==> inputs of run G <==
==> flow/design.v (excerpt) <==
module Pipelined_Processor(
input CLK,
input reset,
output [7:0] imem_addr,
input [15:0] imem_data,
output [7:0] dmem_addr,
output [7:0] dmem_wdata,
output dmem_we,
input [7:0] dmem_rdata,
output [7:0] result 
   );
export LEC_CHECK = 0
export CAP_MARGIN = 20
export CELL_PAD_IN_SITES_GLOBAL_PLACEMENT = 0
export CORE_MARGIN = 5
export CORE_UTILIZATION = 58
export CTS_CLUSTER_DIAMETER = 299
export CTS_CLUSTER_SIZE = 92
export GPL_ROUTABILITY_DRIVEN = 1
export GPL_TIMING_DRIVEN = 1
export HOLD_SLACK_MARGIN = -0.02
export MAX_ROUTING_LAYER = met5
export PLACE_DENSITY = 0.41
export SLEW_MARGIN = 20
export TNS_END_PERCENT = 10
create_clock -name core_clock -period 14.1 [get_ports {CLK}]
run.sh (not shown) runs the stock make flow with config.mk's settings and CLKGATE_MAP_FILE=.
==> inputs of run F, as changes to run G <==
- ABC_AREA: unset -> 1
- CELL_PAD_IN_SITES_GLOBAL_PLACEMENT: 0 -> unset
- CORE_MARGIN: 5 -> 2
- CORE_UTILIZATION: 58 -> 62
- CTS_CLUSTER_DIAMETER: 299 -> unset
- CTS_CLUSTER_SIZE: 92 -> 95
- GPL_ROUTABILITY_DRIVEN: 1 -> unset
- GPL_TIMING_DRIVEN: 1 -> unset
- HOLD_SLACK_MARGIN: -0.02 -> unset
- MAX_ROUTING_LAYER: met5 -> unset
- PLACE_DENSITY: 0.41 -> 0.38
- TNS_END_PERCENT: 10 -> unset
==> flow/constraint.sdc (replaced) <==
create_clock -name core_clock -period 7.41 [get_ports {CLK}]
set_input_delay 1.4820 -clock core_clock [delete_from_list [all_inputs] [get_ports {CLK}]]
set_output_delay 1.4820 -clock core_clock [all_outputs]
set_load 0.01 [all_outputs]
==> comparison table <==
| quantity | run F | run G |
|---|---|---|
| Seq/total area | 24.6% | 28.5% |
| Library cell with the highest instance count after synthesis | sky130_fd_sc_hd__nand2_1 | sky130_fd_sc_hd__dfrtp_1 |
| Combinational gates | 1053 | 999 |
| Data arrival time at the worst-slack endpoint | 13.49 ns | 13.60 ns |
| Worst Slack Setup Final | -5.71 ns | 0.816 ns |
| Avg Synthesized Cell Area | 7.63 um^2 | 8.80 um^2 |
| Net switching fraction of the power | 48.8% | 44.2% |
| Worst-Margin Slew | 1.08 ns | 1.09 ns |
| Final setup viols | 11 | 0 |
| Power, Total | 8.69 mW | 2.64 mW |
| P_int | 4.45 mW | 1.47 mW |
| Part of the cycle the worst path needs | 177% | 94.2% |
| Met3 global-route usage | 6.96% | 4.63% |
| Beginning of the worst register-to-register path | l3.destreg_out[0] | l2.destreg_out[2] |
| Status | finished with violations | finished clean |
| Reasons for failing layout checks | setup timing | - |
| Iteration-0 DRC count of the detailed router | 1550 | 926 |
| Number of non-clock inverters in the layout | 241 | 81 |
| Longest individual stage delay on the worst path | 0.52 ns | 0.64 ns |
| Post-synth seq share | 33.3% | 32.8% |
| Antenna cell count | 3 | 0 |
| Combined area of all synthesized cells | 11200 um^2 | 11300 um^2 |
| Ratio of total power to cell area | 574 nW/um^2 | 202 nW/um^2 |
| Aoi share | 14.9% | 21.5% |

---

==> inputs of build 77 <==
Starting RTL as in the previous note.
==> flow/design.v (excerpt) <==
module Pipelined_Processor(
input CLK,
input reset,
output [7:0] imem_addr,
input [15:0] imem_data,
output [7:0] dmem_addr,
output [7:0] dmem_wdata,
output dmem_we,
input [7:0] dmem_rdata,
output [7:0] result 
   );
wire pcsrc;
wire [7:0] pcplus1_f;
wire [7:0] pcnext_f;
wire [7:0] pc_f, pc_d;
wire [15:0] instr_f, instr_d;
wire signed [7:0] SrcA_d, SrcA_e;
wire signed [7:0] RD1e, RD2e;  
wire signed [7:0] SrcB ;
wire Zero;
wire [7:0] ALUResult_e, ALUResult_m, ALUResult_w;
wire [3:0] ALUControl_d, ALUControl_e;
wire ALUSrc_d, ALUSrc_e, ResultSrc_e, ResultSrc_d, ResultSrc_m, ResultSrc_w;
wire [7:0] pcplus1_d, pcplus1_e, pcplus1_m, pcplus1_w;
wire [2:0] a1_d, Rs1D, Rs2D;
wire [2:0] Rs1E, Rs2E;
wire [2:0] a1_e, a1_m, a1_w;  
wire [3:0] opcode;
wire [2:0] funct;
wire [7:0] SrcB_reg, SrcB_reg_e, SrcB_reg_m;
wire [7:0] wrtdata;
wire [7:0] read_data_w, read_data_m;
wire MemWrite_d, MemWrite_e, MemWrite_m;
wire regwrite_d, regwrite_e, regwrite_w, regwrite_m;
wire [7:0] ImmExt_d, ImmExt_e;  
wire [1:0] ForwardAE, ForwardBE;
wire stallF, flushD, stallD, flushE;
  ...
==> flow/config.mk <==
export PLATFORM = sky130hd
export DESIGN_NAME = Pipelined_Processor
export DESIGN_NICKNAME = Pipelined_Processor
export VERILOG_FILES = /design/flow/design.v
export SDC_FILE = /design/flow/constraint.sdc
export NUM_CORES = 4
export LEC_CHECK = 0
export ABC_AREA = 1
export CAP_MARGIN = 20
export CORE_ASPECT_RATIO = 0.5
export CORE_MARGIN = 2
export CORE_UTILIZATION = 34
export CTS_CLUSTER_DIAMETER = 337
export CTS_CLUSTER_SIZE = 99
export HOLD_SLACK_MARGIN = 0.06
export SETUP_SLACK_MARGIN = -0.56
export SLEW_MARGIN = 20
export TNS_END_PERCENT = 20
==> flow/constraint.sdc <==
create_clock -name core_clock -period 13.5 [get_ports {CLK}]
set_input_delay 2.7000 -clock core_clock [delete_from_list [all_inputs] [get_ports {CLK}]]
set_output_delay 2.7000 -clock core_clock [all_outputs]
set_load 0.01 [all_outputs]
==> build 11 (differences from build 77) <==
- ABC_AREA: 1 -> default
- CORE_ASPECT_RATIO: 0.5 -> default
- CORE_UTILIZATION: 34 -> 64
- CTS_CLUSTER_DIAMETER: 337 -> default
- CTS_CLUSTER_SIZE: 99 -> default
- HOLD_SLACK_MARGIN: 0.06 -> default
- SETUP_SLACK_MARGIN: -0.56 -> default
- TNS_END_PERCENT: 20 -> default
==> flow/constraint.sdc (replaced) <==
create_clock -name core_clock -period 7.31 [get_ports {CLK}]
set_input_delay 1.4620 -clock core_clock [delete_from_list [all_inputs] [get_ports {CLK}]]
set_output_delay 1.4620 -clock core_clock [all_outputs]
set_load 0.01 [all_outputs]
==> build 93 (differences from build 77) <==
- ABC_AREA: 1 -> default
- CORE_ASPECT_RATIO: 0.5 -> default
- CORE_UTILIZATION: 34 -> 72
- CTS_CLUSTER_DIAMETER: 337 -> default
- CTS_CLUSTER_SIZE: 99 -> default
- HOLD_SLACK_MARGIN: 0.06 -> default
- PLACE_DENSITY: default -> 0.67
- SETUP_SLACK_MARGIN: -0.56 -> default
- TNS_END_PERCENT: 20 -> default
==> flow/constraint.sdc (replaced) <==
create_clock -name core_clock -period 13.1 [get_ports {CLK}]
set_input_delay 2.6200 -clock core_clock [delete_from_list [all_inputs] [get_ports {CLK}]]
set_output_delay 2.6200 -clock core_clock [all_outputs]
set_load 0.01 [all_outputs]
==> comparison table <==
metric                                                                                                                  build 93              build 11              build 77
Number of inverters outside the clock class in the layout                                                                     81                    81                   240
Setup fix buffers added after clock tree synthesis                                                                             3                    42                     0
Final Instance Area                                                                                                    13650 um2             14800 um2             12800 um2
Number of global-route vias before repair                                                                                  10855                 11454                  9232
Cell variety after synth                                                                                                      94                    94                    67
DR top layer                                                                                                                met4                  met5                  met4
Number of well taps                                                                                                          211                   225                   432
Clock buffers                                                                                                                 17                    19                    20
Final-layout clock-cell area share                                                                                        4.355%                3.719%                4.251%
Net switching component of the power                                                                                  0.001547 W            0.002802 W            0.001357 W
Length of routed met2 wiring                                                                                            18210 um              19030 um              14970 um
Seq/Total Area, Yosys                                                                                                     32.82%                32.82%                33.29%
Final Setup Violations                                                                                                         8                    12                     0
P&R area growth vs syn                                                                                                    20.44%                30.63%                14.63%
Pre-CTS worst setup slack                                                                                             -0.8232 ns             -5.552 ns             0.7094 ns
Max cap viols                                                                                                                  1                     0                     0
Post-synthesis cell area                                                                                               11330 um2             11330 um2             11170 um2
Run status                                                                                                       failed layout checks  failed layout checks  timing/DRC/antenna clean
Layout check failures                                      max-capacitance violations, max-slew violations, negative setup slack  negative setup slack                     -
Clock network power                                                                                                   0.000500 W            0.000826 W            0.000445 W
Net count of the mapped netlist                                                                                             1414                  1414                  1592
Routed wl met3                                                                                                           5799 um               4405 um               1538 um
GR Util met2                                                                                                              71.70%                68.35%                30.67%
Reg2reg end                                                                                                 p0.pc[7]$_DFFE_PP0N_  p0.pc[5]$_DFFE_PP0N_  p0.pc[1]$_DFFE_PP0N_
Final hold slack                                                                                                       0.3418 ns             0.3544 ns             0.3554 ns
Logic Gate Count                                                                                                             998                   998                  1051
Share of power burned in the clock network                                                                                 15.0%                 12.8%                 15.5%
Detailed-placement wirelength estimate                                                                                  24690 um              26780 um              25190 um
Power figures rest on the tool's default switching activity, not on a simulated workload.
